==> flow/design.v (excerpt) <==
module ixu_mc_pipe (
    input  wire         core_clock_i,
    input  wire         core_flush_i,
    input  wire  [17:0] data_i,
    input  wire         valid_i,
    output logic        busy_o,
    output wire  [ 5:0] rs1_o,
    output wire  [ 5:0] rs2_o,
    input  wire  [31:0] rs1_data_i,
    input  wire  [31:0] rs2_data_i,
    output wire  [ 4:0] rob_o,
    input  wire  [ 6:0] opcode_i,
    input  wire  [ 6:0] ins_type,
    input  wire         imm_i,
    input  wire  [31:0] immediate_i,
    input  wire  [ 5:0] dest_i,
    output logic [ 5:0] wakeup_dest,
    output logic        wakeup_valid,
    output logic [ 5:0] l_wakeup_dest,
    output logic        l_wakeup_valid,
    output logic [ 5:0] ixu_mc_ex_dest,
    output logic [31:0] ixu_mc_ex_data,
    output logic        ixu_mc_ex_valid,
    output logic [ 5:0] ixu_mc_wb_dest,
    output logic [31:0] ixu_mc_wb_data,
    output logic        ixu_mc_wb_valid,
    output wire  [ 4:0] pmu_ins_id_o,
    output wire         pmu_ins_valid_o
);
  assign rob_o = data_i[4:0];
  assign rs1_o = data_i[11:6];
  assign rs2_o = data_i[17:12];
  typedef enum {
    IDLE,
    DIVISION
  } mc_pipe_state_t;
  mc_pipe_state_t        mc_pipe_state;
  reg             [31:0] a;
  ...
clock: 8.36 ns
lec_check: 0
abc_area: 0
cap_margin: 20
cell_pad_in_sites_detail_placement: 0
core_margin: 2
core_utilization: 66
cts_cluster_size: 55
hold_slack_margin: 0.29
setup_slack_margin: 1.12
slew_margin: 20
run.sh (not shown) runs the stock make flow with config.mk's settings and CLKGATE_MAP_FILE=.
The first run finished but failed the layout checks on setup timing.
==> next run, changes <==
--- a/flow/config.mk
+++ b/flow/config.mk
@@ -12,4 +12,4 @@
-export CORE_UTILIZATION = 66
-export CTS_CLUSTER_SIZE = 55
-export HOLD_SLACK_MARGIN = 0.29
-export SETUP_SLACK_MARGIN = 1.12
+export CORE_UTILIZATION = 56
+export CTS_CLUSTER_SIZE = 98
+export PLACE_DENSITY_LB_ADDON = 0.24
+export SETUP_SLACK_MARGIN = 1.29
==> flow/constraint.sdc (replaced) <==
create_clock -name core_clock -period 9.04 [get_ports {core_clock_i}]
set_input_delay 1.8080 -clock core_clock [delete_from_list [all_inputs] [get_ports {core_clock_i}]]
set_output_delay 1.8080 -clock core_clock [all_outputs]
set_load 0.01 [all_outputs]
After rerunning: This time the run produced a clean layout. Global-route usage is lower by 9.9 points. Core utilization is lower by 14 points. Routed wire length is lower by about 4.5%. Clock-buffer cell count is lower by 4. Area after synthesis is unchanged. Cell area is lower by 2.4%. Maximum frequency is lower by 0.64%. Synthesized cell count stays the same.
==> next run, changes <==
--- a/flow/config.mk
+++ b/flow/config.mk
@@ -12,2 +12,2 @@
-export CORE_UTILIZATION = 56
-export CTS_CLUSTER_SIZE = 98
+export CORE_UTILIZATION = 71
+export CTS_CLUSTER_SIZE = 21
Outcome: The changed run stopped in 5_1_grt; area after synthesis stays the same; die size decreases by about a fifth; synthesized cell count does not change.

* * *

ixu_mc_pipe again, from the RTL that the note above started with.
Settings: LEC_CHECK=0, ABC_AREA=0, CAP_MARGIN=0, CELL_PAD_IN_SITES_DETAIL_PLACEMENT=2, CORE_MARGIN=2, CORE_UTILIZATION=66, GPL_TIMING_DRIVEN=1, MAX_ROUTING_LAYER=met4, PLACE_DENSITY=0.78, SETUP_SLACK_MARGIN=0.43, SLEW_MARGIN=30; clock period 14.5 ns.
The baseline did not get past detailed placement (3_5_place_dp) (DPL-0033).
Rerun with:
==> flow/config.mk (replaced) <==
export PLATFORM = sky130hd
export DESIGN_NAME = ixu_mc_pipe
export DESIGN_NICKNAME = ixu_mc_pipe
export VERILOG_FILES = /design/flow/design.v
export SDC_FILE = /design/flow/constraint.sdc
export NUM_CORES = 4
export LEC_CHECK = 0
export CAP_MARGIN = 20
export CORE_MARGIN = 2
export CORE_UTILIZATION = 40
export SETUP_SLACK_MARGIN = 0.4
export SLEW_MARGIN = 20
==> flow/constraint.sdc (replaced) <==
create_clock -name core_clock -period 9.0 [get_ports {core_clock_i}]
set_input_delay 1.8000 -clock core_clock [delete_from_list [all_inputs] [get_ports {core_clock_i}]]
set_output_delay 1.8000 -clock core_clock [all_outputs]
set_load 0.01 [all_outputs]
With this change the flow finished clean; synthesized area is unchanged; die size rises by about 64%; synthesized cell count does not change.
Rerun with:
--- a/flow/config.mk
+++ b/flow/config.mk
@@ -7,6 +7,12 @@
 export LEC_CHECK = 0
-export CAP_MARGIN = 20
-export CORE_MARGIN = 2
-export CORE_UTILIZATION = 40
-export SETUP_SLACK_MARGIN = 0.4
+export ABC_AREA = 0
+export CAP_MARGIN = 30
+export CELL_PAD_IN_SITES_DETAIL_PLACEMENT = 2
+export CELL_PAD_IN_SITES_GLOBAL_PLACEMENT = 2
+export CORE_MARGIN = 4
+export CORE_UTILIZATION = 18
+export GPL_TIMING_DRIVEN = 0
+export MAX_ROUTING_LAYER = met5
+export MIN_ROUTING_LAYER = met1
 export SLEW_MARGIN = 20
+export TNS_END_PERCENT = 60
After rerunning:
- This time the run completed, yet does not pass: negative setup slack
- sequential share of layout area fell by 0.73 points
- wire length rose by 52%
- global-route usage fell by 10 points
- cell area rose by 8.1%
- non-clock buffer count rose by 259
- cell count rose by 30%
- worst setup slack got worse by 1000 ps
- core utilization fell by 24 points
- via count rose by 6.9%
Rerun with:
==> flow/config.mk (replaced) <==
export PLATFORM = sky130hd
export DESIGN_NAME = ixu_mc_pipe
export DESIGN_NICKNAME = ixu_mc_pipe
export VERILOG_FILES = /design/flow/design.v
export SDC_FILE = /design/flow/constraint.sdc
export NUM_CORES = 4
export LEC_CHECK = 0
export CAP_MARGIN = 20
export CORE_MARGIN = 2
export CORE_UTILIZATION = 66
export MAX_ROUTING_LAYER = met4
export SETUP_SLACK_MARGIN = 1.1
export SLEW_MARGIN = 20
Outcome: Now the flow finished clean; global-route usage increases by 30 points; sequential share of layout area increases by 0.70 points; cell area drops by 6.4%; core utilization climbs by 54 points; maximum frequency rose by 13%; synthesized area stays the same; clock-buffer cell count goes down by 12.
